===== config.mk =====
export PLATFORM = sky130hd
export DESIGN_NAME = fpadder
export DESIGN_NICKNAME = fpadder
export VERILOG_FILES = /design/flow/design.v
export SDC_FILE = /design/flow/constraint.sdc
export NUM_CORES = 4
export LEC_CHECK = 0
export ABC_AREA = 1
export CAP_MARGIN = 40
export CELL_PAD_IN_SITES_GLOBAL_PLACEMENT = 0
export CORE_ASPECT_RATIO = 0.5
export CORE_MARGIN = 2
export CORE_UTILIZATION = 40
export CTS_CLUSTER_DIAMETER = 400
export CTS_CLUSTER_SIZE = 100
export GPL_ROUTABILITY_DRIVEN = 1
export MIN_ROUTING_LAYER = met1
export SETUP_SLACK_MARGIN = 2.92
export SLEW_MARGIN = 20
export TNS_END_PERCENT = 40

===== constraint.sdc =====
create_clock -name core_clock -period 10.5 [get_ports {clock}]
set_input_delay 2.1000 -clock core_clock [delete_from_list [all_inputs] [get_ports {clock}]]
set_output_delay 2.1000 -clock core_clock [all_outputs]
set_load 0.01 [all_outputs]

===== design.v =====
module fpadder (output logic [31:0] sum, output logic ready,
                input logic [31:0] a, input logic clock, nreset);
    logic [31:0] m,n;       
    logic [1:0] exp;
	logic sign; 
    logic adding, stopOp, infNum, abSum, notNum, bigNum;    
	logic [7:0] exp_m, exp_n;        						  
	logic [22:0] manti_m, manti_n;						 
	logic [23:0] manti_m2, manti_n2, manti_m1, manti_n1;	 
	logic sign_m, sign_n;		 
    assign sign_m = m[31];
    assign sign_n = n[31];
    assign exp_m = {m[30:23]};
    assign exp_n = {n[30:23]};
    assign manti_m = {m[22:0]};
    assign manti_n = {n[22:0]};
	assign manti_m2 = {1'b1, manti_m};
	assign manti_n2 = {1'b1, manti_n};
	always_comb 
      begin
        notNum = (exp_m == 255 & manti_m != 0) || (exp_n == 255 & manti_n != 0);  
		bigNum = (exp_m == 255 & manti_m == 0) || (exp_n == 255 & manti_n == 0);
      end 
    always_comb 
      begin
        exp = (exp_m > exp_n)? 2'b10 : (exp_m < exp_n)? 2'b01 : 2'b00;
        sign = (sign_m == sign_n)? '1 : '0;
      end
    always_comb
      begin
          if (exp == 2'b10) begin
            manti_n1 = manti_n2 >> (exp_m - exp_n);       
			manti_m1 = manti_m2;  
			end
          else if (exp == 2'b01) begin
            manti_m1 = manti_m2 >> (exp_n - exp_m);
			manti_n1 = manti_n2;	
			end
          else begin
			manti_m1 = manti_m2; 
			manti_n1 = manti_n2;	
			end
      end                                                
    logic [24:0] manti_m3, manti_n3, sum_manti;
    logic [7:0]  sum_exp;
    logic sum_sign;
    assign manti_m3 = {1'b0, manti_m1[23:0]};
    assign manti_n3 = {1'b0, manti_n1[23:0]};
    always_ff @(posedge clock, negedge nreset)      
      if(!nreset) begin
      	sum_manti <= 0;
        sum_exp <= 0; 
        sum_sign <= 0; end
      else if (adding == '1) begin	 
        if (sign == '1) begin               
        sum_manti <= (manti_n3 + manti_m3);    
		sum_exp <= (exp ==  2'b10)? exp_m : exp_n;
        sum_sign <= sign_m; end
        else if (sign == '0 & exp == 2'b10) begin
      	sum_manti <= manti_m3 - manti_n3;
		sum_exp <= exp_m; 
        sum_sign <= sign_m; end
        else if (sign == '0 & exp == 2'b01) begin
      	sum_manti <= manti_n3 - manti_m3;
      	sum_exp <= exp_n; 
        sum_sign <= sign_n; end
        else if (sign == '0 & exp == 2'b00) begin
       	sum_manti <= (manti_m3 > manti_n3)? (manti_m3 - manti_n3) : (manti_m3 < manti_n3)? (manti_n3 - manti_m3) : 25'h1000000;
      	sum_exp <= (manti_m3 > manti_n3)? exp_m : (manti_m3 < manti_n3)? exp_n : 8'h0; 
        sum_sign <= (manti_m3 > manti_n3)? sign_m : (manti_m3 < manti_n3)? sign_n : '0; end 	end
	  else if (stopOp == 1) begin
		sum_manti[24:23] <= 2'b01;
		sum_manti[22:0] <= 23'h7fffff;
      	sum_exp <= 8'hff; 
        sum_sign <= '0; end
	  else if (infNum == 1) begin
		if (sign == 1) begin			 
			sum_manti[24:23] <= 2'b01;
			sum_manti[22:0] <= 0;
			sum_exp <= 8'hff; 
			sum_sign <= sign_m; end	
		else begin						 
			sum_manti[24:23] <= 2'b01;
			sum_manti[22:0] <= 0;
			sum_exp <= (exp == 2'b0) ? 8'h0 : 8'hff; 
			sum_sign <= (exp == 2'b10)? sign_m : (exp == 2'b01)? sign_n : 1'b0; end	end				
      always_ff @(posedge clock, negedge nreset)
		if(!nreset)
			sum <= 0;
		else if(abSum == 1) begin
        if (sum_manti[24] == 1)	begin 
			if (sum_exp == 254)						 
				sum <= {sum_sign, 8'hff, 23'b0};      
			else if (sum_exp == 0 & sum_manti[22:0] == 0)
				sum <= 0;
			else 
				sum <= {sum_sign, sum_exp + 8'b1, sum_manti[23:1]}; end			
        else begin
			if (sum_manti[23] == 1)
			sum <= {sum_sign, sum_exp, sum_manti[22:0]};  
			else if (sum_manti[22] == 1)
			sum <= {sum_sign, (sum_exp - 8'h1), sum_manti[21:0], 1'b0}; 
			else if (sum_manti[21] == 1)
			sum <= {sum_sign, (sum_exp - 8'h2), sum_manti[20:0], 2'b0};
			else if (sum_manti[20] == 1)
			sum <= {sum_sign, (sum_exp - 8'h3), sum_manti[19:0], 3'b0};
			else if (sum_manti[19] == 1)
			sum <= {sum_sign, (sum_exp - 8'h4), sum_manti[18:0], 4'b0};
			else if (sum_manti[18] == 1)
			sum <= {sum_sign, (sum_exp - 8'h5), sum_manti[17:0], 5'b0}; 
			else if (sum_manti[17] == 1)
			sum <= {sum_sign, (sum_exp - 8'h6), sum_manti[16:0], 6'b0};
			else if (sum_manti[16] == 1)
			sum <= {sum_sign, (sum_exp - 8'h7), sum_manti[15:0], 7'b0};
			else if (sum_manti[15] == 1)
			sum <= {sum_sign, (sum_exp - 8'h8), sum_manti[14:0], 8'b0};
			else if (sum_manti[14] == 1)
			sum <= {sum_sign, (sum_exp - 8'h9), sum_manti[13:0], 9'b0}; 
			else if (sum_manti[13] == 1)
			sum <= {sum_sign, (sum_exp - 8'ha), sum_manti[12:0], 10'b0};
			else if (sum_manti[12] == 1)
			sum <= {sum_sign, (sum_exp - 8'hb), sum_manti[11:0], 11'b0};
			else if (sum_manti[11] == 1)
			sum <= {sum_sign, (sum_exp - 8'hc), sum_manti[10:0], 12'b0};
			else if (sum_manti[10] == 1)
			sum <= {sum_sign, (sum_exp - 8'hd), sum_manti[9:0], 13'b0}; 
			else if (sum_manti[9] == 1)
			sum <= {sum_sign, (sum_exp - 8'he), sum_manti[8:0], 14'b0};
			else if (sum_manti[8] == 1)
			sum <= {sum_sign, (sum_exp - 8'hf), sum_manti[7:0], 15'b0};
			else if (sum_manti[7] == 1)
			sum <= {sum_sign, (sum_exp - 8'h10), sum_manti[6:0], 16'b0};
			else if (sum_manti[6] == 1)
			sum <= {sum_sign, (sum_exp - 8'h11), sum_manti[5:0], 17'b0};
			else if (sum_manti[5] == 1)
			sum <= {sum_sign, (sum_exp - 8'h12), sum_manti[4:0], 18'b0};
			else if (sum_manti[4] == 1)
			sum <= {sum_sign, (sum_exp - 8'h13), sum_manti[3:0], 19'b0};
			else if (sum_manti[3] == 1)
			sum <= {sum_sign, (sum_exp - 8'h14), sum_manti[2:0], 20'b0}; 
			else if (sum_manti[2] == 1)
			sum <= {sum_sign, (sum_exp - 8'h15), sum_manti[1:0], 21'b0};
			else if (sum_manti[1] == 1)
			sum <= {sum_sign, (sum_exp - 8'h16), sum_manti[0], 22'b0};
			else if (sum_manti[0] == 1)
			sum <= {sum_sign, (sum_exp - 8'h17), 23'b0};
			end
			end
	enum {start, loadN1, loadN2, pred, asblSum, stop} state;
    always_ff @(posedge clock, negedge nreset)
    	if(!nreset)begin
    		state <= start;
			m <= 0;
			n <= 0;
			ready <= 0;
			infNum <= 0;
			stopOp <= 0;
			adding <= 0;
			abSum <= 0;  end
    	else begin
			ready <= 0;
			infNum <= 0;
			stopOp <= 0;
			adding <= 0;
			abSum <= 0;
			case(state)
				start:begin
					state <= loadN1; end
				loadN1:begin
					n <= a;
					state <= loadN2; end
				loadN2:begin
					m <= a;
					state <= pred; end
				pred: begin
					state <= asblSum;
					if (!notNum & bigNum)
						infNum <= 1;
					else if (notNum)
						stopOp <= 1;
					else
						adding <= 1; end
				asblSum:begin
					state <= stop;
					abSum <= 1; end
				stop:begin
					ready <= 1;
					state <= start; end				
            endcase
			end		
endmodule

===== run.sh =====
#!/bin/bash
# the make line also repeats each setting of config.mk as NAME=value (left out here)
make -C /OpenROAD-flow-scripts/flow DESIGN_CONFIG=/design/flow/config.mk WORK_HOME=/design/flow/orfs CLKGATE_MAP_FILE= finish

==> results of run 1 <==
layer usage:
metal  track usage (%)  up-vias
li1                  -     9273
met1              44.5     9365
met2              51.1     1213
met3              6.33      252
met4              14.0        0
met5                 0        -
stage by stage:
step	setup WS (ps)	std cells	util, %	hold WS (ps)	power, uW
after global placement	2330	3251	43.1	332	576
after floorplan	4510	2751	-	331	550
after detailed placement	2250	3258	43.3	340	577
final	3400	3304	45.3	349	1160
after global routing	2890	3304	45.3	361	1200
after CTS	2970	3298	44.9	350	1170
repair_timing:
action | CTS | global route
endpoints found under the setup margin | 33 | 33
buffers inserted | 7 | 2
resized | 12 | 31
cloned | 3 | 0
endpoints found under the hold margin | 0 | 0
pin swaps | 5 | 3
area by class of cell:
class,count,area (um2)
multi-input cells,2095,11900
inverters,337,1270
flip-flops and latches,140,3510
repair buffers,125,1220
clock inverters,10,92.6
well taps,577,722
clock buffers,20,457
fillers,4619,23200
==> impl_metrics.tcl, run 1 <==
# yosys + openroad results
set metrics [dict create \
    cpLargestDelayFamily "AND-OR/OR-AND gates" \
    grt_pass1_wl_um 113000 \
    cp_num_cells 41 \
    r2r_slack_ps 3400 \
    synthFlopType "dfrtp_1" \
    groute.usage.overall_pct 32.8 \
    drtIter0Drc 2754 \
    warnings 97 \
    min_path_type "flip-flop to flip-flop" \
    hold_depth 0 \
    drt-met1-wl_um 32100 \
    top_cells_by_count "nand2_1 (609), o21ai_0 (337), inv_1 (310), a21oi_1 (258), nor2_1 (192)" \
    root_buffer "clkbuf_16" \
    seq_power_uw 539 \
    syn-instance-count 2751 \
    dp_hpwl_um 55200 \
    fin_crit_ps 7100 \
    worstSetupPathType "flip-flop to flip-flop" \
    htreeDepth 4 \
    combinationalPowerShare_pct 2.3 \
    period_used_pct 67.6 \
    top_cell_area_share_pct 20.1 \
    routed_wl_um 74800 \
    drtPass1Iterations 6 \
    cts.sinks 140 \
    status "complete, no violations" \
    top_logic_kind "AND-OR/OR-AND gates" \
    chipArea_mm2 0.0450 \
    cts_tree "done" \
    cp_num_buf_inv 5 \
    antenna_found_initial 0 \
    ios 67 \
    die_w_um 298 \
    switchingPower_uw 276 \
    r2r-start "m[23]" \
    leakage_uw 0.00894 \
    power.density_mw_per_mm2 60.7 \
    powerClk_uw 597 \
    most_common_cell "nand2_1" \
    p_sw_share_pct 23.8 \
    seq_area_frac_synth_pct 20.3 \
    avgViaCountPerCell 6.08 \
    sequentialPowerShare_pct 46.4 \
    core_area_mm2 0.0423 \
    maxSlewViolCount 0 \
    r2r_end "sum_manti[21]" \
    yosys.area_share.xor_xnor_pct 4.04 \
    cts_buffers 17 \
    num_vias 20103 \
    hold_buffers 0 \
    setup_viol_count_final 0 \
    clockPowerShare_pct 51.3 \
    async_flop_share_pct 100 \
    worstRegToRegCells 41 \
    relSlewSlack_pct 38.0 \
    critPathCapture "sum_manti[21]" \
    synthAdderAreaFrac_pct 8.33 \
    grt_start_max_net_pins 74 \
    grt_pass1_vias 18731 \
    ant_nets 0 \
    syn_avg_cell_area_um2 6.28 \
    fp_nets 2897 \
    cp-end-kind "flip-flop" \
    startpoint "m[23]" \
    synthMuxAreaShare_pct 1.20 \
    syn_area_mm2 0.0173 \
    holdPathEnd "state[4]" \
    final_nets 2862 \
    cp_common_cell "nand2_1" \
    synth_cell_types 62 \
    top_layer "met4" \
    p_int_uw 886 \
    ys_sh_aoi_pct 31.1 \
    synth_warnings 1 \
    dr_wl_met3_um 7700 \
    ys_area_mm2 0.0173 \
    diodes 0 \
    worst_clock_skew_ps 9.70 \
    powerComb_uw 26.6 \
    wl_met2_um 31800 \
    placed_area_mm2 0.0183 \
    wl_per_cell_um 22.7 \
    ir_drop_v 0.000109 \
    fmax_mhz 141 \
    slowest_stage "fa_1" \
    initial_utilization_pct 40.8 \
    routabilityCongestion 1.04 \
    critical_path_required_ps 10820 \
    finalHoldViolCount 0 \
    fin_setup_tns_ps 0 \
    overflow 0 \
    rsz0062_at_grt "yes" \
    simple_gate_share_pct 23.4 \
    yosys_cells 2751 \
    cp.arrival_ps 7420 \
    clkTransAtPathRegs_ps 70 \
    start_kind "flip-flop" \
    largest_area_cell "dfrtp_1" \
    cap_violations 0 \
    power-top-group "the clock network" \
    std_cell_rows 53 \
    io_buffers 66 \
    topCellsByArea "dfrtp_1 (20%), nand2_1 (13%), o21ai_0 (9.8%)" \
    die_h_um 151 \
    cp_max_fo 16 \
    clock_path_buffers 2 \
    clk_latency_ps 460 \
    ys_ff 140 \
    critical-path-max-stage-delay_ps 440 \
    edf_count 0 \
    syn2layout_area_growth_pct 10.8 \
    stdcell_area_mm2 0.0191 \
    drc 0 \
    hp-start "state[1]" \
    worstMarginPinSlew_ps 931 \
]
==> run 2: changes to the inputs <==
- ABC_AREA: 1 -> default
- CAP_MARGIN: 40 -> 20
- CELL_PAD_IN_SITES_GLOBAL_PLACEMENT: 0 -> default
- CORE_ASPECT_RATIO: 0.5 -> default
- CORE_UTILIZATION: 40 -> 65
- CTS_CLUSTER_DIAMETER: 400 -> default
- CTS_CLUSTER_SIZE: 100 -> default
- GPL_ROUTABILITY_DRIVEN: 1 -> default
- MAX_ROUTING_LAYER: default -> met4
- MIN_ROUTING_LAYER: met1 -> default
- SETUP_SLACK_MARGIN: 2.92 -> -0.44
- TNS_END_PERCENT: 40 -> 5
- clock period: 10.5 -> 5.98 ns (I/O delays scaled with it)
==> run 2 against run 1 <==
  * Now fails the layout checks on setup timing
  * Sequential share of layout area is 2.6 points lower
  * Final area is 16% higher
  * Maximum frequency is 1.3% higher
  * Clock-buffer cell count is 2 lower
  * Clock skew is 14 ps higher
  * Setup slack worse by 4400 ps
  * Routed wire length is 8.1% higher
  * Critical endpoint is now sum_manti[20]
  * Highest routed layer unchanged
==> impl_metrics.tcl, run 2 <==
# yosys + openroad results
set metrics [dict create \
    final_nets 2754 \
    htreeDepth 4 \
    synth_warnings 1 \
    timing.final.ws_setup_ps -1020 \
    hp-start "state[1]" \
    cp.arrival_ps 7360 \
    r2r-start "n[26]" \
    switchingPower_uw 557 \
    topCellsByArea "dfrtp_1 (20%), ha_1 (7.6%), a21oi_1 (7.1%)" \
    stdcell_area_mm2 0.0223 \
    ys_ff 140 \
    so_faults "setup timing" \
    cp_common_cell "buf_4" \
    power.density_mw_per_mm2 95.4 \
    yosys.area_share.xor_xnor_pct 3.23 \
    antenna_found_initial 10 \
    top_logic_kind "AND-OR/OR-AND gates" \
    power-top-group "the clock network" \
    r2r_end "sum_manti[20]" \
    routabilityCongestion 1.18 \
    critical-path-max-stage-delay_ps 450 \
    groute.usage.overall_pct 56.1 \
    edf_count 0 \
    clockPowerShare_pct 53.4 \
    ant_nets 0 \
    worstRegToRegCells 33 \
    powerComb_uw 44.4 \
    most_common_cell "nand2_1" \
    setup_viol_count_final 33 \
    cp-end-kind "flip-flop" \
    seq_area_frac_synth_pct 19.9 \
    syn_avg_cell_area_um2 7.49 \
    cts.sinks 140 \
    drtPass1Iterations 22 \
    synthAdderAreaFrac_pct 8.17 \
    num_vias 23135 \
    startpoint "n[26]" \
    fp_nets 2497 \
    clock_path_buffers 2 \
    cp_num_cells 33 \
    ir_drop_v 0.000166 \
    async_flop_share_pct 100 \
    overflow 0 \
    synthMuxAreaShare_pct 10.8 \
    n_fill_cell 1683 \
    warnings 101 \
    wl_per_cell_um 27.2 \
    leakage_uw 0.0101 \
    finalHoldViolCount 0 \
    grt_pass1_wl_um 121000 \
    syn-instance-count 2351 \
    ys_area_mm2 0.0176 \
    std_cell_rows 60 \
    ios 67 \
    ys_sh_aoi_pct 34.0 \
    synth_cell_types 84 \
    grt_pass1_vias 21363 \
    period_used_pct 117 \
    drc 0 \
    maxSlewViolCount 0 \
    fmax_mhz 143 \
    p_int_uw 1570 \
    cts_buffers 17 \
    p_sw_share_pct 26.2 \
    simple_gate_share_pct 16.8 \
    worstSetupPathType "flip-flop to flip-flop" \
    critPathCapture "sum_manti[20]" \
    status "finished with violations" \
    core_area_mm2 0.0268 \
    cts_tree "done" \
    syn2layout_area_growth_pct 26.5 \
    routed_wl_um 80900 \
    hold_depth 0 \
    worstMarginPinSlew_ps 1110 \
    rsz0062_at_grt "yes" \
    synthFlopType "dfrtp_1" \
    placed_area_mm2 0.0205 \
    powerClk_uw 1140 \
    relSlewSlack_pct 25.7 \
    root_buffer "clkbuf_16" \
    chipArea_mm2 0.0284 \
    grt_start_max_net_pins 84 \
    combinationalPowerShare_pct 2.1 \
    clk_latency_ps 460 \
    power.total_uw 2130 \
    cp_max_fo 21 \
    hold_buffers 0 \
    critical_path_required_ps 6340 \
    sequentialPowerShare_pct 44.5 \
    largest_area_cell "dfrtp_1" \
    top_cells_by_count "nand2_1 (258), a21oi_1 (249), nor2_1 (174), clkbuf_1 (163), o21ai_0 (163)" \
    avgViaCountPerCell 7.78 \
    die_h_um 169 \
    syn_area_mm2 0.0176 \
    slowest_stage "dfrtp_1" \
    worst_clock_skew_ps 24.2 \
    r2r_slack_ps -1020 \
    cpLargestDelayFamily "AND-OR/OR-AND gates" \
    drtIter0Drc 5502 \
    cap_violations 0 \
    min_path_type "flip-flop to flip-flop" \
    io_buffers 66 \
    seq_power_uw 946 \
    clkTransAtPathRegs_ps 70 \
    dp_hpwl_um 52200 \
    initial_utilization_pct 65.7 \
    yosys_cells 2351 \
    top_cell_area_share_pct 19.8 \
    cp_num_buf_inv 7 \
    start_kind "flip-flop" \
    die_w_um 169 \
    holdPathEnd "state[4]" \
    fin_crit_ps 7000 \
]
run 2: final cells by class:
type	instances	area, um2	share of cell area, %
Inverter	115	434	1.95
Clock inverter	14	149	0.668
Timing Repair Buffer	445	3570	16.0
Multi-Input combinational cell	1889	13700	61.6
Tap cell	341	427	1.92
Sequential cell	140	3500	15.7
Clock buffer	18	439	1.97
Antenna cell	10	25.0	0.112
run 2: routing by layer:
metal / up-vias / track usage, % / part of all wire, %
li1: 9284 / - / -
met1: 10436 / 59.6 / 32
met2: 2453 / 81.4 / 42
met3: 962 / 25.1 / 15
met4: 0 / 43.9 / 11
met5: - / - / 0
run 2: stage by stage:
stage	setup TNS, ps	utilization [%]	std cells	hold slack [ps]	worst slack (ps)
2_1_floorplan	-7260	-	2351	331	-416
3_3_place_gp	-18400	76.5	2889	336	-724
3_5_place_dp	-25200	76.5	2889	353	-901
4_1_cts	-8740	80.6	2935	382	-426
5_1_grt	-30300	83.1	2972	381	-1090
6_report	-25750	83.1	2972	380	-1020
run 2: timing repair:
action | 4_1_cts | 5_1_grt
setup endpoints to repair | 33 | 33
setup buffers | 14 | 27
pin swaps | 16 | 36
gates cloned | 3 | 0
resized | 71 | 90
==> run 3: changes to the inputs <==
- ABC_AREA: default -> 1
- CELL_PAD_IN_SITES_GLOBAL_PLACEMENT: default -> 2
- CORE_UTILIZATION: 65 -> 40
- GPL_ROUTABILITY_DRIVEN: default -> 0
- GPL_TIMING_DRIVEN: default -> 0
- MAX_ROUTING_LAYER: met4 -> default
- SETUP_SLACK_MARGIN: -0.44 -> default
- TNS_END_PERCENT: 5 -> default
- clock period: 5.98 -> 20.0 ns (I/O delays scaled with it)
==> run 3 against run 2 <==
  * Die size grew 58%
  * Clock-buffer cell count grew 1
  * Now clean on timing, DRC and antenna
  * Via count shrank 9.6%
  * Final cell count grew 16%
  * Largest cell class unchanged
  * Global-route usage fell by 18 points
  * Register-to-register slack improved by 12000 ps
  * Clock power fell by 72%
  * Flip-flop count did not move
  * Routed wire length up 5.5%
  * First-iteration DRC count decreased by 56%
==> impl_metrics.tcl, run 3 <==
# yosys + openroad results
set metrics [dict create \
    syn_area_mm2 0.0173 \
    yosys_cells 2751 \
    combinationalPowerShare_pct 2.4 \
    most_common_cell "nand2_1" \
    start_kind "flip-flop" \
    power.total_uw 621 \
    largest_area_cell "dfrtp_1" \
    r2r-start "m[23]" \
    rsz0062_at_grt "no" \
    top_logic_kind "AND-OR/OR-AND gates" \
    cts_setup_buffers 0 \
    post-place-ws_ps 11490 \
    routed_wl_um 85400 \
    cp-end-kind "flip-flop" \
    hold_buffers 0 \
    ir_drop_v 0.0000575 \
    top_cells_by_count "nand2_1 (609), o21ai_0 (337), inv_1 (310), a21oi_1 (258), nor2_1 (192)" \
    synth_cell_types 62 \
    period_used_pct 44.3 \
    grt_pass1_wl_um 127000 \
    cts_tree "done" \
    num_vias 20920 \
    clockPowerShare_pct 52.0 \
    worst_clock_skew_ps 16.2 \
    simple_gate_share_pct 23.4 \
    n_fill_cell 4729 \
    stdcell_area_mm2 0.0193 \
    r2r_slack_ps 11150 \
    ant_nets 0 \
    startpoint "m[23]" \
    async_flop_share_pct 100 \
    p_int_uw 467 \
    clk_latency_ps 480 \
    hp-start "state[1]" \
    cp_num_buf_inv 8 \
    syn_avg_cell_area_um2 6.28 \
    regArea_mm2 0.00350 \
    syn2layout_area_growth_pct 11.6 \
    placed_area_mm2 0.0187 \
    warnings 98 \
    cp_num_cells 39 \
    avgViaCountPerCell 6.09 \
    die_w_um 212 \
    slowest_stage "o21ai_0" \
    drtPass1Iterations 6 \
    finalHoldViolCount 0 \
    timing.final.ws_setup_ps 11150 \
    clkTransAtPathRegs_ps 70 \
    root_buffer "clkbuf_16" \
    relSlewSlack_pct 11.1 \
    ios 67 \
    powerComb_uw 14.7 \
    power.density_mw_per_mm2 32.2 \
    die_h_um 212 \
    synthAdderAreaFrac_pct 8.33 \
    cp.arrival_ps 9120 \
    finalCoreUtilization_pct 45.0 \
    syn-instance-count 2751 \
    fin_setup_tns_ps 0 \
    cap_violations 0 \
    dp_hpwl_um 66400 \
    synthMuxAreaShare_pct 1.20 \
    comb_area_mm2 0.0118 \
    drc 0 \
    fmax_mhz 113 \
    worstSetupPathType "flip-flop to flip-flop" \
    maxSlewViolCount 0 \
    ys_sh_aoi_pct 31.1 \
    critPathCapture "sum_manti[6]" \
    std_cell_rows 76 \
    hold_depth 0 \
    synthFlopType "dfrtp_1" \
    initial_utilization_pct 40.3 \
    seq_area_frac_synth_pct 20.3 \
    critical-path-max-stage-delay_ps 440 \
    status "complete, no violations" \
    io_buffers 66 \
    synth_warnings 1 \
    ys_ff 140 \
    topCellsByArea "dfrtp_1 (20%), nand2_1 (13%), o21ai_0 (9.8%)" \
    antenna_found_initial 3 \
    groute.usage.overall_pct 38.3 \
    core_area_mm2 0.0429 \
    min_path_type "flip-flop to flip-flop" \
    cpLargestDelayFamily "AND-OR/OR-AND gates" \
    critical_path_required_ps 20270 \
    overflow 0 \
    r2r_end "sum_manti[6]" \
    htreeDepth 4 \
    post_cts_resized 0 \
    leakage_uw 0.00891 \
    wl_per_cell_um 24.9 \
    sequentialPowerShare_pct 45.6 \
    ys_area_mm2 0.0173 \
    worstMarginPinSlew_ps 1330 \
    chipArea_mm2 0.0449 \
    worstRegToRegCells 39 \
    cts_buffers 17 \
    grt_start_max_net_pins 79 \
    top_cell_area_share_pct 20.1 \
    fin_crit_ps 8850 \
    holdPathEnd "state[4]" \
    seq_power_uw 283 \
    switchingPower_uw 154 \
    final_nets 2983 \
    yosys.area_share.xor_xnor_pct 4.04 \
    powerClk_uw 323 \
    drtIter0Drc 2438 \
    clock_path_buffers 2 \
    p_sw_share_pct 24.8 \
    cts.sinks 140 \
    grt_pass1_vias 20331 \
    power-top-group "the clock network" \
    cp_max_fo 10 \
    fp_nets 2897 \
    setup_viol_count_final 0 \
    edf_count 0 \
]
==> run 3: per-layer routing <==
metal  part of all wire (%)  vias to the layer above  routed length, um  track usage, %
li1                       -                     9534                  -               -
met1                     38                     9750              32200            44.0
met2                     45                     1228              38300            61.5
met3                    8.1                      404               6910            8.71
met4                    9.3                        4               7910            30.6
met5                  0.028                        -                 24               0
==> run 3: area by class of cell <==
class                      instances  area share, %
multi-input combinational       2092           61.0
sequential                       140           18.2
inverter                         337           6.57
buffer                           182           3.85
tap                              585           3.80
timing repair buffer              67           3.59
clock buffer                      19           2.30
clock inverter                    13          0.701
antenna                            1         0.0130
==> run 3: stage by stage <==
| step | hold slack [ps] | instances |
|---|---|---|
| floorplan | 331 | 2751 |
| global placement | 332 | 3402 |
| detailed placement | 339 | 3403 |
| CTS | 349 | 3435 |
| global route | 366 | 3435 |
| finish | 348 | 3436 |
==> run 4: changes to the inputs <==
- ABC_AREA: 1 -> default
- CELL_PAD_IN_SITES_GLOBAL_PLACEMENT: 2 -> default
- CORE_UTILIZATION: 40 -> 65
- GPL_ROUTABILITY_DRIVEN: 0 -> default
- GPL_TIMING_DRIVEN: 0 -> default
- TNS_END_PERCENT: default -> 5
- clock period: 20.0 -> 7.06 ns (I/O delays scaled with it)
==> run 4 against run 3 <==
  * Combinational power grew to 2.6 times the previous value
  * Global-route usage grew 10 points
  * Setup slack lost 11000 ps
  * Clock power grew to 2.8 times the previous value
  * Sequential power grew to 2.8 times the previous value
  * Critical endpoint is now sum_manti[19]
==> impl_metrics.tcl, run 4 <==
# yosys + openroad results
set metrics [dict create \
    status "complete, no violations" \
    p_int_uw 1290 \
    stdcell_count 2711 \
    grt_pass1_vias 19194 \
    htreeDepth 4 \
    drt-met1-wl_um 24000 \
    final_nets 2499 \
    min_path_type "flip-flop to flip-flop" \
    cpLargestDelayFamily "AND-OR/OR-AND gates" \
    critical-path-max-stage-delay_ps 440 \
    top_layer "met5" \
    edf_count 0 \
    fmax_mhz 145 \
    clkTransAtPathRegs_ps 80 \
    rsz0062_at_grt "yes" \
    syn_area_mm2 0.0176 \
    seq_area_frac_synth_pct 19.9 \
    fp_nets 2497 \
    r2r_end "sum_manti[19]" \
    leakage_uw 0.00865 \
    placedCellCount 2668 \
    syn2layout_area_growth_pct 11.6 \
    synthFlopType "dfrtp_1" \
    r2r_slack_ps 170 \
    synthMuxAreaShare_pct 10.8 \
    wl_per_cell_um 26.1 \
    worst_clock_skew_ps 21.2 \
    ir_drop_v 0.000131 \
    syn-instance-count 2351 \
    largest_area_cell "dfrtp_1" \
    worstMarginPinSlew_ps 1210 \
    power.total_uw 1750 \
    slowest_stage "mux2_4" \
    ys_sh_aoi_pct 34.0 \
    dp_hpwl_um 49800 \
    top_cell_area_share_pct 19.8 \
    cts.sinks 140 \
    cp_num_buf_inv 3 \
    r2r-start "m[23]" \
    ys_ff 140 \
    die_h_um 169 \
    finalHoldViolCount 0 \
    most_common_cell "nand2_1" \
    hold_depth 0 \
    maxSlewViolCount 0 \
    worstSetupPathType "flip-flop to flip-flop" \
    std_cell_rows 60 \
    root_buffer "clkbuf_16" \
    powerComb_uw 37.6 \
    routed_wl_um 70800 \
    start_kind "flip-flop" \
    io_buffers 66 \
    power-top-group "the clock network" \
    num_vias 20687 \
    timing.final.ws_setup_ps 174 \
    initial_utilization_pct 65.7 \
    grt_start_max_net_pins 73 \
    switchingPower_uw 457 \
    top_cells_by_count "nand2_1 (258), a21oi_1 (249), nor2_1 (174), clkbuf_1 (163), o21ai_0 (163)" \
    p_sw_share_pct 26.1 \
    syn_avg_cell_area_um2 7.49 \
    warnings 99 \
    drtPass1Iterations 13 \
    synth_cell_types 84 \
    hp-start "state[1]" \
    groute.usage.overall_pct 48.7 \
    simple_gate_share_pct 16.8 \
    period_used_pct 97.5 \
    synth_warnings 1 \
    routabilityCongestion 1.14 \
    cp_num_cells 29 \
    clk_latency_ps 440 \
    holdWs_ps 354 \
    critical_path_required_ps 7350 \
    wl_met2_um 30500 \
    fin_crit_ps 6890 \
    overflow 0 \
    combinationalPowerShare_pct 2.1 \
    cap_violations 0 \
    critPathCapture "sum_manti[19]" \
    grt_pass1_wl_um 109000 \
    ys_area_mm2 0.0176 \
    topCellsByArea "dfrtp_1 (20%), ha_1 (7.6%), a21oi_1 (7.1%)" \
    cp-end-kind "flip-flop" \
    startpoint "m[23]" \
    fin_setup_tns_ps 0 \
    die_w_um 169 \
    ant_nets 0 \
    top_logic_kind "AND-OR/OR-AND gates" \
    hold_buffers 0 \
    core_area_mm2 0.0268 \
    async_flop_share_pct 100 \
    post-place-ws_ps -31.4 \
    antenna_found_initial 4 \
    dr_wl_met3_um 9160 \
    clockPowerShare_pct 52.1 \
    drc 0 \
    yosys.area_share.xor_xnor_pct 3.23 \
    n_fill_cell 2162 \
    holdPathEnd "state[4]" \
    powerClk_uw 911 \
    clock_path_buffers 2 \
    setup_viol_count_final 0 \
    seq_power_uw 801 \
    cts_buffers 17 \
    yosys_cells 2351 \
    ios 67 \
    synthAdderAreaFrac_pct 8.17 \
    power.density_mw_per_mm2 89.1 \
    cts_tree "done" \
    cp.arrival_ps 7180 \
    sequentialPowerShare_pct 45.8 \
    avgViaCountPerCell 7.63 \
    chipArea_mm2 0.0284 \
    worstRegToRegCells 29 \
    relSlewSlack_pct 19.5 \
    cp_max_fo 13 \
    drtIter0Drc 3954 \
]
-- run 4: final cells by class --
type	instances	area [um2]	area share [%]
clock buffers	18	439	2.24
flip-flops and latches	140	3500	17.8
repair buffers	191	1610	8.18
clock inverters	14	131	0.669
inverters	115	434	2.21
diodes	4	10.0	0.0509
multi-input cells	1888	13100	66.6
well taps	341	427	2.17
-- run 4: metal layers --
| metal | GRT usage, % | up-vias |
|---|---|---|
| met4 | 34.9 | 2 |
| li1 | - | 8735 |
| met3 | 13.3 | 661 |
| met2 | 76.3 | 1829 |
| met1 | 57.9 | 9460 |
| met5 | 0 | - |
-- run 4: timing repair --
action | 4_1_cts | 5_1_grt
resized | 3 | 46
setup buffers | 0 | 6
pin swaps | 0 | 7
endpoints found under the setup margin | 3 | 33
-- run 4: metrics by stage --
step / util (%) / area, um2
after global placement: 70.1 / 18800
after global routing: 73.3 / 19600
after CTS: 72.3 / 19400
after detailed placement: 70.1 / 18800
final: 73.3 / 19600
after floorplan: - / 17600
==> run 5: changes to the inputs <==
- CORE_ASPECT_RATIO: default -> 1.47
- CORE_UTILIZATION: 65 -> 64
- MAX_ROUTING_LAYER: default -> met4
- SETUP_SLACK_MARGIN: default -> 1.62
- clock period: 7.06 -> 5.86 ns (I/O delays scaled with it)
==> run 5 against run 4 <==
  * The flow now stops in global routing
  * Synthesized cell count unchanged
  * Synthesized area unchanged
  * Die size up 1.6%
==> impl_metrics.tcl, run 5 <==
# collected from the flow reports
set metrics [dict create \
    status "aborted with a tool error" \
    synthAdderAreaFrac_pct 8.17 \
    seq_area_frac_synth_pct 19.9 \
    yosys_cells 2351 \
    ys_area_mm2 0.0176 \
    yosys.area_share.xor_xnor_pct 3.23 \
    die_w_um 141 \
    synthFlopType "dfrtp_1" \
    ys_sh_aoi_pct 34.0 \
    routabilityCongestion 1.17 \
    synth_warnings 1 \
    stop_stage "global routing" \
    syn-instance-count 2351 \
    ys_ff 140 \
    htreeDepth 4 \
    topCellsByArea "dfrtp_1 (20%), ha_1 (7.6%), a21oi_1 (7.1%)" \
    chipArea_mm2 0.0289 \
    cts.sinks 140 \
    synthMuxAreaShare_pct 10.8 \
    initial_utilization_pct 65.1 \
    groute.usage.overall_pct 62.6 \
    syn_avg_cell_area_um2 7.49 \
    std_cell_rows 73 \
    edf_count 0 \
    dp_hpwl_um 56100 \
    die_h_um 205 \
    placed_area_mm2 0.0208 \
    syn_area_mm2 0.0176 \
    top_logic_kind "AND-OR/OR-AND gates" \
    largest_area_cell "dfrtp_1" \
    top_cell_area_share_pct 19.8 \
    clock_path_buffers 2 \
    io_buffers 66 \
    overflow 6 \
    top_cells_by_count "nand2_1 (258), a21oi_1 (249), nor2_1 (174), clkbuf_1 (163), o21ai_0 (163)" \
    core_area_mm2 0.0270 \
    simple_gate_share_pct 16.8 \
    firstError "[ERROR GRT-0116] Global routing finished with congestion. Check the congestion regions in the DRC Viewer." \
    fp_nets 2497 \
    synth_cell_types 84 \
    async_flop_share_pct 100 \
    root_buffer "clkbuf_16" \
    most_common_cell "nand2_1" \
    cts_buffers 17 \
    hold_buffers 0 \
    ios 67 \
]
-- run 5: repair_timing --
item	CTS
pin swaps	11
resized	31
cloned	2
setup endpoints to repair	33
setup buffers	12
-- run 5: per-stage QoR --
step | TNS, ps | util, % | std cells | hold WS (ps) | worst slack (ps)
2_1_floorplan | -1710 | - | 2351 | 331 | -266
3_3_place_gp | -13660 | 77.0 | 2905 | 331 | -574
3_5_place_dp | -20170 | 77.0 | 2905 | 338 | -722
4_1_cts | -13780 | 80.3 | 2950 | 353 | -568
-- run 5: per-layer routing --
layer / global-route usage [%] / overflow
met2: 87.6 / 2
met4: 64.1 / 4
met1: 58.9 / 0
met5: - / -
met3: 33.8 / 0
==> run 6: changes to the inputs <==
- CAP_MARGIN: 20 -> 40
- CELL_PAD_IN_SITES_GLOBAL_PLACEMENT: default -> 0
- CORE_ASPECT_RATIO: 1.47 -> default
- CORE_UTILIZATION: 64 -> 61
- GPL_ROUTABILITY_DRIVEN: default -> 1
- HOLD_SLACK_MARGIN: default -> -0.08
- MAX_ROUTING_LAYER: met4 -> default
- MIN_ROUTING_LAYER: default -> met1
- SETUP_SLACK_MARGIN: 1.62 -> -0.95
- clock period: 5.86 -> 11.8 ns (I/O delays scaled with it)
==> run 6 against run 5 <==
  * Now clean on timing, DRC and antenna
  * Die size up 4.7%
  * Synthesized cell count is the same
  * Synthesized area unchanged
==> impl_metrics.tcl, run 6 <==
# yosys + openroad results
set metrics [dict create \
    synth_cell_types 84 \
    wl_per_cell_um 26.8 \
    min_path_type "flip-flop to flip-flop" \
    synthFlopType "dfrtp_1" \
    setup_viol_count_final 0 \
    yosys_cells 2351 \
    synthAdderAreaFrac_pct 8.17 \
    die_w_um 174 \
    grt_start_max_net_pins 88 \
    drtPass1Iterations 13 \
    top_cells_by_count "nand2_1 (258), a21oi_1 (249), nor2_1 (174), clkbuf_1 (163), o21ai_0 (163)" \
    cts_tree "done" \
    worstMarginPinSlew_ps 936 \
    seq_power_uw 480 \
    cp_num_cells 29 \
    critPathCapture "sum_manti[8]" \
    avgViaCountPerCell 7.50 \
    holdWs_ps 359 \
    clockPowerShare_pct 53.0 \
    finalHoldViolCount 0 \
    topCellsByArea "dfrtp_1 (20%), ha_1 (7.6%), a21oi_1 (7.1%)" \
    placed_area_mm2 0.0184 \
    yosys.area_share.xor_xnor_pct 3.23 \
    edf_count 0 \
    ys_sh_aoi_pct 34.0 \
    start_kind "flip-flop" \
    cpLargestDelayFamily "AND-OR/OR-AND gates" \
    warnings 98 \
    most_common_cell "nand2_1" \
    overflow 0 \
    antenna_found_initial 2 \
    std_cell_rows 62 \
    worstRegToRegCells 29 \
    synthMuxAreaShare_pct 10.8 \
    stdcell_area_mm2 0.0191 \
    maxSlewViolCount 0 \
    ir_drop_v 0.0000971 \
    post_cts_resized 0 \
    r2r_end "sum_manti[8]" \
    hold_buffers 0 \
    sequentialPowerShare_pct 44.8 \
    syn_avg_cell_area_um2 7.49 \
    cp-end-kind "flip-flop" \
    powerComb_uw 24.0 \
    root_buffer "clkbuf_16" \
    dp_hpwl_um 50600 \
    startpoint "m[27]" \
    die_h_um 174 \
    io_buffers 66 \
    htreeDepth 4 \
    grt_pass1_wl_um 111000 \
    power.density_mw_per_mm2 56.2 \
    status "complete, no violations" \
    p_int_uw 804 \
    cts_buffers 17 \
    ys_ff 140 \
    cap_violations 0 \
    relSlewSlack_pct 37.6 \
    hold_depth 0 \
    rsz0062_at_grt "no" \
    async_flop_share_pct 100 \
    core_area_mm2 0.0285 \
    clk_latency_ps 460 \
    grt_pass1_vias 18957 \
    top_logic_kind "AND-OR/OR-AND gates" \
    holdPathEnd "state[4]" \
    syn2layout_area_growth_pct 8.26 \
    ios 67 \
    cp_common_cell "inv_1" \
    worstSetupPathType "flip-flop to flip-flop" \
    period_used_pct 73.8 \
    routabilityCongestion 1.05 \
    stdcell_count 2688 \
    fin_setup_tns_ps 0 \
    ant_nets 0 \
    drtIter0Drc 3588 \
    critical_path_required_ps 12110 \
    worst_clock_skew_ps 21.9 \
    slowest_stage "a21oi_1" \
    seq_area_frac_synth_pct 19.9 \
    placedCellCount 2645 \
    p_sw_share_pct 25.0 \
    syn_area_mm2 0.0176 \
    initial_utilization_pct 61.7 \
    combinationalPowerShare_pct 2.2 \
    r2r-start "m[27]" \
    finalCoreUtilization_pct 66.8 \
    top_cell_area_share_pct 19.8 \
    clkTransAtPathRegs_ps 70 \
    syn-instance-count 2351 \
    synth_warnings 1 \
    power-top-group "the clock network" \
    cts_setup_buffers 0 \
    hp-start "state[1]" \
    groute.usage.overall_pct 47.1 \
    switchingPower_uw 267 \
    simple_gate_share_pct 16.8 \
    num_vias 20162 \
    critical-path-max-stage-delay_ps 690 \
    powerClk_uw 567 \
    fp_nets 2497 \
    ys_area_mm2 0.0176 \
    final_nets 2436 \
    chipArea_mm2 0.0302 \
    cp_num_buf_inv 5 \
    cp.arrival_ps 9020 \
    r2r_slack_ps 3090 \
    routed_wl_um 72000 \
    cts.sinks 140 \
    leakage_uw 0.00835 \
    cp_max_fo 26 \
    fmax_mhz 115 \
    fin_crit_ps 8710 \
    largest_area_cell "dfrtp_1" \
    drc 0 \
    clock_path_buffers 2 \
]
run 6: routing by layer:
metal / global-route usage, % / vias to the layer above / share of wire (%)
met1: 56.0 / 9296 / 35
met5: 0 / - / 0.018
met2: 74.2 / 1716 / 44
li1: - / 8618 / -
met3: 13.6 / 530 / 12
met4: 31.4 / 2 / 8.6
run 6: final cells by class:
cell class              instances  area (um2)
multi-input cells            1888       12900
flip-flops and latches        140        3500
diodes                          1        2.50
clock inverters                13         144
inverters                     115         434
clock buffers                  19         433
fillers                      2521        9490
repair buffers                128        1180
well taps                     384         480
run 6: per-stage QoR:
| step | setup WS (ps) | total power [uW] |
|---|---|---|
| floorplan | 5170 | 489 |
| global placement | 2550 | 511 |
| detailed placement | 2770 | 512 |
| CTS | 2740 | 1070 |
| global route | 2670 | 1100 |
| finish | 3090 | 1070 |
==> run 7: changes to the inputs <==
- CAP_MARGIN: 40 -> 35
- CORE_UTILIZATION: 61 -> 28
- CTS_CLUSTER_DIAMETER: default -> 249
- CTS_CLUSTER_SIZE: default -> 82
- GPL_ROUTABILITY_DRIVEN: 1 -> 0
- HOLD_SLACK_MARGIN: -0.08 -> default
- PLACE_DENSITY: default -> 0.87
- SETUP_SLACK_MARGIN: -0.95 -> default
- TNS_END_PERCENT: 5 -> 30
- clock period: 11.8 -> 11.9 ns (I/O delays scaled with it)
==> run 7 against run 6 <==
  * Still clean
  * Combinational power is 6% lower
  * Core utilization is 35 points lower
  * Maximum frequency is 0.83% lower
  * Highest routed layer is now met4
==> impl_metrics.tcl, run 7 <==
# yosys + openroad results
set metrics [dict create \
    placed_area_mm2 0.0189 \
    cp_num_cells 25 \
    warnings 96 \
    p_sw_share_pct 21.3 \
    clockPowerShare_pct 54.0 \
    cp_max_fo 33 \
    num_vias 19461 \
    die_w_um 255 \
    yosys_cells 2351 \
    maxSlewViolCount 0 \
    ios 67 \
    stdcell_area_mm2 0.0196 \
    grt_pass1_wl_um 97500 \
    power.density_mw_per_mm2 55.5 \
    cts.sinks 140 \
    yosys.area_share.xor_xnor_pct 3.23 \
    cp_common_cell "a21oi_1" \
    worstRegToRegCells 25 \
    powerComb_uw 22.5 \
    htreeDepth 4 \
    ys_sh_aoi_pct 34.0 \
    fin_setup_tns_ps 0 \
    holdWs_ps 351 \
    wl_met2_um 25300 \
    syn_area_mm2 0.0176 \
    syn-instance-count 2351 \
    period_used_pct 73.8 \
    topCellsByArea "dfrtp_1 (20%), ha_1 (7.6%), a21oi_1 (7.1%)" \
    fmax_mhz 114 \
    setup_viol_count_final 0 \
    top_logic_kind "AND-OR/OR-AND gates" \
    start_kind "flip-flop" \
    timing.final.ws_setup_ps 3120 \
    dr_wl_met3_um 8970 \
    hold_buffers 0 \
    worst_clock_skew_ps 7.14 \
    chipArea_mm2 0.0649 \
    p_int_uw 854 \
    io_buffers 66 \
    synth_cell_types 84 \
    root_buffer "clkbuf_16" \
    final_nets 2423 \
    post_cts_resized 0 \
    cap_violations 0 \
    std_cell_rows 91 \
    ys_area_mm2 0.0176 \
    worstSetupPathType "flip-flop to flip-flop" \
    dp_hpwl_um 43800 \
    holdPathEnd "state[4]" \
    slowest_stage "a211oi_1" \
    top_layer "met4" \
    power-top-group "the clock network" \
    finalHoldViolCount 0 \
    simple_gate_share_pct 16.8 \
    top_cells_by_count "nand2_1 (258), a21oi_1 (249), nor2_1 (174), clkbuf_1 (163), o21ai_0 (163)" \
    drc 0 \
    drt-met1-wl_um 24000 \
    cts_setup_buffers 0 \
    critical-path-max-stage-delay_ps 700 \
    antenna_found_initial 1 \
    most_common_cell "nand2_1" \
    relSlewSlack_pct 31.7 \
    drtPass1Iterations 12 \
    initial_utilization_pct 28.4 \
    fp_nets 2497 \
    cpLargestDelayFamily "AND-OR/OR-AND gates" \
    combinationalPowerShare_pct 2.1 \
    synthMuxAreaShare_pct 10.8 \
    rsz0062_at_grt "no" \
    die_h_um 255 \
    critical_path_required_ps 12230 \
    top_cell_area_share_pct 19.8 \
    largest_area_cell "dfrtp_1" \
    avgViaCountPerCell 6.23 \
    fin_crit_ps 8780 \
    seq_area_frac_synth_pct 19.9 \
    hp-start "state[1]" \
    core_area_mm2 0.0619 \
    cp_num_buf_inv 2 \
    switchingPower_uw 231 \
    leakage_uw 0.00832 \
    seq_power_uw 476 \
    sequentialPowerShare_pct 43.9 \
    cts_tree "done" \
    grt_pass1_vias 17713 \
    clock_path_buffers 2 \
    clk_latency_ps 450 \
    synthFlopType "dfrtp_1" \
    cts_buffers 17 \
    grt_start_max_net_pins 79 \
    startpoint "m[25]" \
    wl_per_cell_um 19.7 \
    overflow 0 \
    synth_warnings 1 \
    drtIter0Drc 4055 \
    diodes 0 \
    groute.usage.overall_pct 18.4 \
    ir_drop_v 0.0000843 \
    edf_count 0 \
    hold_depth 0 \
    syn2layout_area_growth_pct 11.1 \
    clkTransAtPathRegs_ps 60 \
    min_path_type "flip-flop to flip-flop" \
    status "complete, no violations" \
    ys_ff 140 \
    synthAdderAreaFrac_pct 8.17 \
    worstMarginPinSlew_ps 1030 \
    r2r-start "m[25]" \
    r2r_end "sum_manti[2]" \
    cp.arrival_ps 9110 \
    r2r_slack_ps 3120 \
    powerClk_uw 586 \
    ant_nets 0 \
    async_flop_share_pct 100 \
    post-place-ws_ps 3490 \
    routed_wl_um 61600 \
    syn_avg_cell_area_um2 7.49 \
    critPathCapture "sum_manti[2]" \
    cp-end-kind "flip-flop" \
]
## run 7: area by class of cell
| class | instances | area [um2] |
|---|---|---|
| clock inverters | 13 | 199 |
| inverters | 115 | 434 |
| flip-flops and latches | 140 | 3500 |
| well taps | 837 | 1050 |
| multi-input cells | 1888 | 12900 |
| repair buffers | 115 | 1070 |
| fillers | 6471 | 42400 |
| clock buffers | 18 | 429 |
## run 7: per-layer routing
layer	track usage, %	vias up
met2	27.2	1658
li1	-	8577
met1	24.8	8834
met3	5.38	392
met4	7.99	0
met5	0	-
## run 7: stage by stage
stage                     power, uW  utilization (%)  instances
after floorplan                 485                -       2351
after global placement          507             30.4       3089
after detailed placement        508             30.5       3090
after CTS                      1090             31.5       3121
after global routing           1110             31.6       3126
final                          1090             31.6       3126
==> run 8: changes to the inputs <==
- CAP_MARGIN: 35 -> 20
- CELL_PAD_IN_SITES_GLOBAL_PLACEMENT: 0 -> default
- CORE_UTILIZATION: 28 -> 40
- CTS_CLUSTER_DIAMETER: 249 -> default
- CTS_CLUSTER_SIZE: 82 -> default
- GPL_ROUTABILITY_DRIVEN: 0 -> default
- MIN_ROUTING_LAYER: met1 -> default
- PLACE_DENSITY: 0.87 -> default
- SETUP_SLACK_MARGIN: default -> 0.98
- TNS_END_PERCENT: 30 -> default
- clock period: 11.9 -> 9.53 ns (I/O delays scaled with it)
==> run 8 against run 7 <==
  * Still clean
  * Global-route usage grew 14 points
  * Setup slack lost 1600 ps
  * Final area shrank 0.33%
  * Flip-flop count is the same
  * Maximum frequency grew 9.2%
  * Clock skew grew 11 ps
  * Power grew 26%
  * Worst hold slack gained 1.8 ps
  * Clock power grew 28%
  * Sequential share of layout area grew 0.060 points
  * Final cell count shrank 7.2%
  * Highest routed layer unchanged
==> impl_metrics.tcl, run 8 <==
# yosys + openroad results
set metrics [dict create \
    top_logic_kind "AND-OR/OR-AND gates" \
    warnings 96 \
    critical-path-max-stage-delay_ps 520 \
    cp_max_fo 58 \
    r2r_end "sum_manti[22]" \
    worst_clock_skew_ps 18.5 \
    hold_depth 0 \
    seq_area_frac_synth_pct 19.9 \
    chipArea_mm2 0.0457 \
    root_buffer "clkbuf_16" \
    power.total_uw 1370 \
    edf_count 0 \
    top_cells_by_count "nand2_1 (258), a21oi_1 (249), nor2_1 (174), clkbuf_1 (163), o21ai_0 (163)" \
    slowest_stage "nor3_1" \
    clock_path_buffers 2 \
    status "complete, no violations" \
    core_area_mm2 0.0433 \
    dp_hpwl_um 54700 \
    syn2layout_area_growth_pct 10.7 \
    cp_num_cells 31 \
    switchingPower_uw 313 \
    finalHoldViolCount 0 \
    clk_latency_ps 500 \
    worstSetupPathType "flip-flop to flip-flop" \
    io_buffers 66 \
    fin_setup_tns_ps 0 \
    power.density_mw_per_mm2 70.4 \
    top_cell_area_share_pct 19.8 \
    fmax_mhz 124 \
    cts_tree "done" \
    async_flop_share_pct 100 \
    ys_area_mm2 0.0176 \
    p_sw_share_pct 22.8 \
    std_cell_rows 76 \
    combinationalPowerShare_pct 2.0 \
    cp-end-kind "flip-flop" \
    yosys_cells 2351 \
    die_w_um 214 \
    drc 0 \
    seq_power_uw 594 \
    hp-start "state[1]" \
    comb_area_mm2 0.0129 \
    yosys.area_share.xor_xnor_pct 3.23 \
    overflow 0 \
    relSlewSlack_pct 25.6 \
    placed_area_mm2 0.0188 \
    syn_area_mm2 0.0176 \
    r2r_slack_ps 1490 \
    cts_setup_buffers 0 \
    final_nets 2449 \
    setup_viol_count_final 0 \
    ys_sh_aoi_pct 34.0 \
    cpLargestDelayFamily "AND-OR/OR-AND gates" \
    drtIter0Drc 2187 \
    synth_warnings 1 \
    timing.final.ws_setup_ps 1490 \
    initial_utilization_pct 40.7 \
    maxSlewViolCount 0 \
    startpoint "m[23]" \
    critical_path_required_ps 9940 \
    rsz0062_at_grt "no" \
    ir_drop_v 0.000128 \
    drtPass1Iterations 6 \
    num_vias 19049 \
    cp.arrival_ps 8450 \
    routabilityCongestion 1.00 \
    antenna_found_initial 0 \
    synthFlopType "dfrtp_1" \
    grt_start_max_net_pins 81 \
    leakage_uw 0.00845 \
    clockPowerShare_pct 54.7 \
    cts_buffers 17 \
    cts.sinks 140 \
    ant_nets 0 \
    regArea_mm2 0.00350 \
    r2r-start "m[23]" \
    powerClk_uw 751 \
    power-top-group "the clock network" \
    sequentialPowerShare_pct 43.3 \
    clkTransAtPathRegs_ps 60 \
    worstMarginPinSlew_ps 1090 \
    p_int_uw 1060 \
    die_h_um 214 \
    groute.usage.overall_pct 32.5 \
    ios 67 \
    holdWs_ps 353 \
    htreeDepth 4 \
    grt_pass1_vias 18078 \
    most_common_cell "nand2_1" \
    fp_nets 2497 \
    syn-instance-count 2351 \
    cap_violations 0 \
    post-place-ws_ps 1130 \
    avgViaCountPerCell 6.57 \
    synthMuxAreaShare_pct 10.8 \
    worstRegToRegCells 31 \
    min_path_type "flip-flop to flip-flop" \
    diodes 0 \
    syn_avg_cell_area_um2 7.49 \
    ys_ff 140 \
    synthAdderAreaFrac_pct 8.17 \
    stdcell_area_mm2 0.0195 \
    fin_crit_ps 8040 \
    wl_per_cell_um 25.4 \
    cp_num_buf_inv 5 \
    grt_pass1_wl_um 113000 \
    critPathCapture "sum_manti[22]" \
    period_used_pct 84.4 \
    topCellsByArea "dfrtp_1 (20%), ha_1 (7.6%), a21oi_1 (7.1%)" \
    routed_wl_um 73700 \
    largest_area_cell "dfrtp_1" \
    n_fill_cell 4419 \
    holdPathEnd "state[4]" \
    powerComb_uw 27.5 \
    synth_cell_types 84 \
    simple_gate_share_pct 16.8 \
    start_kind "flip-flop" \
]
run 8: area by class of cell:
class	count	area share [%]
Inverter	115	2.23
Clock buffer	20	2.34
Multi-Input combinational cell	1888	66.4
Clock inverter	12	0.943
Timing Repair Buffer	141	6.35
Sequential cell	140	18.0
Tap cell	585	3.75
run 8: layer usage:
layer	wire length [um]	track usage, %	vias up
met5	0	0	-
met1	30600	42.0	9168
met3	5520	5.07	211
met4	3570	16.6	0
met2	34000	52.4	1025
li1	-	-	8645
run 8: what timing repair did:
item / CTS / global route
hold buffers: 0 / 0
setup endpoints to repair: 0 / 26
gates resized: 0 / 9
run 8: metrics by stage:
step,utilization (%),std cells
floorplan,-,2351
global placement,43.5,2869
detailed placement,43.5,2869
CTS,45.0,2901
global route,45.1,2901
finish,45.1,2901
==> run 9: changes to the inputs <==
- CORE_UTILIZATION: 40 -> 13
- SETUP_SLACK_MARGIN: 0.98 -> default
- clock period: 9.53 -> 28.8 ns (I/O delays scaled with it)
==> run 9 against run 8 <==
  * Still clean
  * Clock-buffer cell count grew 1
  * Clock power shrank 68%
  * Setup slack gained 18000 ps
  * Die size grew to 3.0 times the previous value
  * First-iteration DRC count grew 17%
  * Critical endpoint is now sum_manti[19]
  * Largest cell class unchanged
==> impl_metrics.tcl, run 9 <==
# yosys + openroad results
set metrics [dict create \
    period_used_pct 33.2 \
    simple_gate_share_pct 16.8 \
    clkTransAtPathRegs_ps 60 \
    io_buffers 66 \
    yosys.area_share.xor_xnor_pct 3.23 \
    syn_area_mm2 0.0176 \
    routabilityCongestion 0.940 \
    antenna_found_initial 11 \
    cpLargestDelayFamily "AND-OR/OR-AND gates" \
    syn-instance-count 2351 \
    comb_area_mm2 0.0129 \
    worstMarginPinSlew_ps 1130 \
    most_common_cell "nand2_1" \
    r2r_end "sum_manti[19]" \
    drtPass1Iterations 10 \
    cts.sinks 140 \
    cts_buffers 17 \
    synth_cell_types 84 \
    syn_avg_cell_area_um2 7.49 \
    n_fill_cell 15268 \
    power-top-group "the clock network" \
    ys_ff 140 \
    powerComb_uw 9.71 \
    rsz0062_at_grt "no" \
    clock_path_buffers 2 \
    worst_clock_skew_ps 13.0 \
    fin_setup_tns_ps 0 \
    maxSlewViolCount 0 \
    ios 67 \
    regArea_mm2 0.00351 \
    sequentialPowerShare_pct 44.3 \
    groute.usage.overall_pct 10.4 \
    setup_viol_count_final 0 \
    dp_hpwl_um 54500 \
    startpoint "m[23]" \
    finalCoreUtilization_pct 15.3 \
    seq_area_frac_synth_pct 19.9 \
    async_flop_share_pct 100 \
    core_area_mm2 0.135 \
    critical-path-max-stage-delay_ps 1000 \
    holdWs_ps 357 \
    slowest_stage "ha_1" \
    cp-end-kind "flip-flop" \
    synthFlopType "dfrtp_1" \
    grt_pass1_vias 17422 \
    drtIter0Drc 2568 \
    initial_utilization_pct 13.0 \
    finalHoldViolCount 0 \
    ys_area_mm2 0.0176 \
    grt_start_max_net_pins 76 \
    edf_count 0 \
    hold_depth 0 \
    clk_latency_ps 470 \
    hold_buffers 0 \
    top_logic_kind "AND-OR/OR-AND gates" \
    leakage_uw 0.00828 \
    hp-start "state[1]" \
    topCellsByArea "dfrtp_1 (20%), ha_1 (7.6%), a21oi_1 (7.1%)" \
    warnings 96 \
    holdPathEnd "state[4]" \
    power.density_mw_per_mm2 21.5 \
    syn2layout_area_growth_pct 17.5 \
    ir_drop_v 0.0000445 \
    cp_num_buf_inv 3 \
    cap_violations 0 \
    root_buffer "clkbuf_16" \
    worstSetupPathType "flip-flop to flip-flop" \
    r2r-start "m[23]" \
    cts_setup_buffers 0 \
    largest_area_cell "dfrtp_1" \
    p_sw_share_pct 22.7 \
    critPathCapture "sum_manti[19]" \
    die_h_um 372 \
    r2r_slack_ps 19230 \
    post_cts_resized 0 \
    grt_pass1_wl_um 113000 \
    std_cell_rows 135 \
    overflow 0 \
    p_int_uw 343 \
    top_cells_by_count "nand2_1 (258), a21oi_1 (249), nor2_1 (174), clkbuf_1 (163), o21ai_0 (163)" \
    start_kind "flip-flop" \
    synth_warnings 1 \
    combinationalPowerShare_pct 2.2 \
    fin_crit_ps 9570 \
    synthMuxAreaShare_pct 10.8 \
    chipArea_mm2 0.138 \
    relSlewSlack_pct 24.4 \
    worstRegToRegCells 26 \
    die_w_um 372 \
    cp_max_fo 59 \
    status "complete, no violations" \
    cts_tree "done" \
    final_nets 2419 \
    yosys_cells 2351 \
    num_vias 18785 \
    cp_num_cells 26 \
    htreeDepth 4 \
    routed_wl_um 74200 \
    wl_per_cell_um 18.2 \
    avgViaCountPerCell 4.62 \
    critical_path_required_ps 29130 \
    min_path_type "flip-flop to flip-flop" \
    fp_nets 2497 \
    cp.arrival_ps 9900 \
    ant_nets 0 \
    switchingPower_uw 101 \
    powerClk_uw 238 \
    power.total_uw 444 \
    ys_sh_aoi_pct 34.0 \
    fmax_mhz 105 \
    top_cell_area_share_pct 19.8 \
    clockPowerShare_pct 53.6 \
    synthAdderAreaFrac_pct 8.17 \
    drc 0 \
    seq_power_uw 197 \
]
==> run 9: area by class of cell <==
| type | instances | area share (%) |
|---|---|---|
| clock inverters | 11 | 0.689 |
| multi-input cells | 1888 | 62.4 |
| flip-flops and latches | 140 | 16.9 |
| repair buffers | 111 | 4.83 |
| well taps | 1781 | 10.8 |
| inverters | 115 | 2.10 |
| diodes | 2 | 0.0242 |
| clock buffers | 21 | 2.27 |
==> run 9: metrics by stage <==
stage,instances,worst slack (ps),area [um2]
floorplan,2351,22170,17600
global placement,4035,19590,20100
detailed placement,4035,19380,20100
CTS,4067,19370,20700
global route,4067,18330,20700
finish,4069,19230,20700
==> run 9: per-layer routing <==
metal,vias up,global-route usage [%],part of all wire [%]
li1,8578,-,-
met1,9057,15.1,45
met2,997,15.4,43
met3,135,2.27,10
met4,18,2.42,2.0
met5,-,0,0.12
==> run 10: changes to the inputs <==
- CAP_MARGIN: 20 -> 40
- CELL_PAD_IN_SITES_GLOBAL_PLACEMENT: default -> 1
- CORE_UTILIZATION: 13 -> 71
- CTS_CLUSTER_SIZE: default -> 91
- GPL_ROUTABILITY_DRIVEN: default -> 1
- MAX_ROUTING_LAYER: default -> met5
- SETUP_SLACK_MARGIN: default -> 0.05
- SLEW_MARGIN: 20 -> 0
- clock period: 28.8 -> 9.07 ns (I/O delays scaled with it)
==> run 10 against run 9 <==
  * The run now fails in global placement without I/O
  * Synthesized cell count did not move
  * Synthesized area did not move
  * Die size fell by 81%
==> impl_metrics.tcl, run 10 <==
# collected from the flow reports
set metrics [dict create \
    status "aborted with a tool error" \
    stop_stage "global placement without I/O" \
    firstError "[ERROR GPL-0301] Utilization 111.063 % exceeds 100%." \
    ys_sh_aoi_pct 34.0 \
    synth_cell_types 84 \
    ys_area_mm2 0.0176 \
    synthMuxAreaShare_pct 10.8 \
    seq_area_frac_synth_pct 19.9 \
    synthFlopType "dfrtp_1" \
    die_w_um 161 \
    ys_ff 140 \
    synthAdderAreaFrac_pct 8.17 \
    yosys_cells 2351 \
    syn-instance-count 2351 \
    top_cells_by_count "nand2_1 (258), a21oi_1 (249), nor2_1 (174), clkbuf_1 (163), o21ai_0 (163)" \
    syn_avg_cell_area_um2 7.49 \
    chipArea_mm2 0.0261 \
    yosys.area_share.xor_xnor_pct 3.23 \
    most_common_cell "nand2_1" \
    initial_utilization_pct 72.4 \
    synth_warnings 1 \
    largest_area_cell "dfrtp_1" \
    die_h_um 161 \
    std_cell_rows 57 \
    fp_nets 2497 \
    simple_gate_share_pct 16.8 \
    async_flop_share_pct 100 \
    topCellsByArea "dfrtp_1 (20%), ha_1 (7.6%), a21oi_1 (7.1%)" \
    syn_area_mm2 0.0176 \
    core_area_mm2 0.0243 \
    top_cell_area_share_pct 19.8 \
    edf_count 0 \
    top_logic_kind "AND-OR/OR-AND gates" \
]
==> run 11: changes to the inputs <==
- CAP_MARGIN: 40 -> 20
- CELL_PAD_IN_SITES_GLOBAL_PLACEMENT: 1 -> default
- CORE_UTILIZATION: 71 -> 70
- CTS_CLUSTER_SIZE: 91 -> 34
- GPL_ROUTABILITY_DRIVEN: 1 -> default
- MAX_ROUTING_LAYER: met5 -> default
- PLACE_DENSITY: default -> 0.64
- SETUP_SLACK_MARGIN: 0.05 -> 1.73
- SLEW_MARGIN: 0 -> 20
- clock period: 9.07 -> 6.84 ns (I/O delays scaled with it)
==> run 11 against run 10 <==
  * The flow stops in global routing
  * Die size grew 1.4%
  * Synthesized area unchanged
  * Synthesized cell count unchanged
==> impl_metrics.tcl, run 11 <==
# collected from the flow reports
set metrics [dict create \
    topCellsByArea "dfrtp_1 (20%), ha_1 (7.6%), a21oi_1 (7.1%)" \
    std_cell_rows 58 \
    placed_area_mm2 0.0189 \
    dp_hpwl_um 46300 \
    syn_area_mm2 0.0176 \
    yosys_cells 2351 \
    ios 67 \
    cts.sinks 140 \
    cts_buffers 17 \
    yosys.area_share.xor_xnor_pct 3.23 \
    syn-instance-count 2351 \
    placedCellCount 2629 \
    top_cells_by_count "nand2_1 (258), a21oi_1 (249), nor2_1 (174), clkbuf_1 (163), o21ai_0 (163)" \
    initial_utilization_pct 70.5 \
    status "aborted with a tool error" \
    root_buffer "clkbuf_16" \
    clock_path_buffers 2 \
    die_w_um 163 \
    top_cell_area_share_pct 19.8 \
    async_flop_share_pct 100 \
    hold_buffers 0 \
    seq_area_frac_synth_pct 19.9 \
    synthMuxAreaShare_pct 10.8 \
    synthFlopType "dfrtp_1" \
    routabilityCongestion 1.15 \
    io_buffers 66 \
    synth_cell_types 84 \
    top_logic_kind "AND-OR/OR-AND gates" \
    ys_area_mm2 0.0176 \
    fp_nets 2497 \
    edf_count 0 \
    most_common_cell "nand2_1" \
    groute.usage.overall_pct 64.8 \
    simple_gate_share_pct 16.8 \
    stop_stage "global routing" \
    die_h_um 163 \
    overflow 3 \
    ys_sh_aoi_pct 34.0 \
    syn_avg_cell_area_um2 7.49 \
    largest_area_cell "dfrtp_1" \
    htreeDepth 4 \
    chipArea_mm2 0.0264 \
    synthAdderAreaFrac_pct 8.17 \
    core_area_mm2 0.0250 \
    firstError "[ERROR GRT-0116] Global routing finished with congestion. Check the congestion regions in the DRC Viewer." \
    ys_ff 140 \
    synth_warnings 1 \
]
==> run 11: metrics by stage <==
stage,total power [uW],worst slack (ps)
after floorplan,844,730
after CTS,1910,484
after global placement,881,202
after detailed placement,882,-9.80
==> run 11: what timing repair did <==
item,CTS
setup buffers,73
pin swaps,68
setup endpoints to repair,33
endpoints found under the hold margin,0
gates resized,165
cloned,5
==> run 11: per-layer routing <==
layer  GRT overflow  GRT usage, %
met1              0          68.3
met2              0          87.6
met3              0          40.2
met4              3          59.7
met5              0          8.14
Power is estimated from default activity; no workload was simulated.
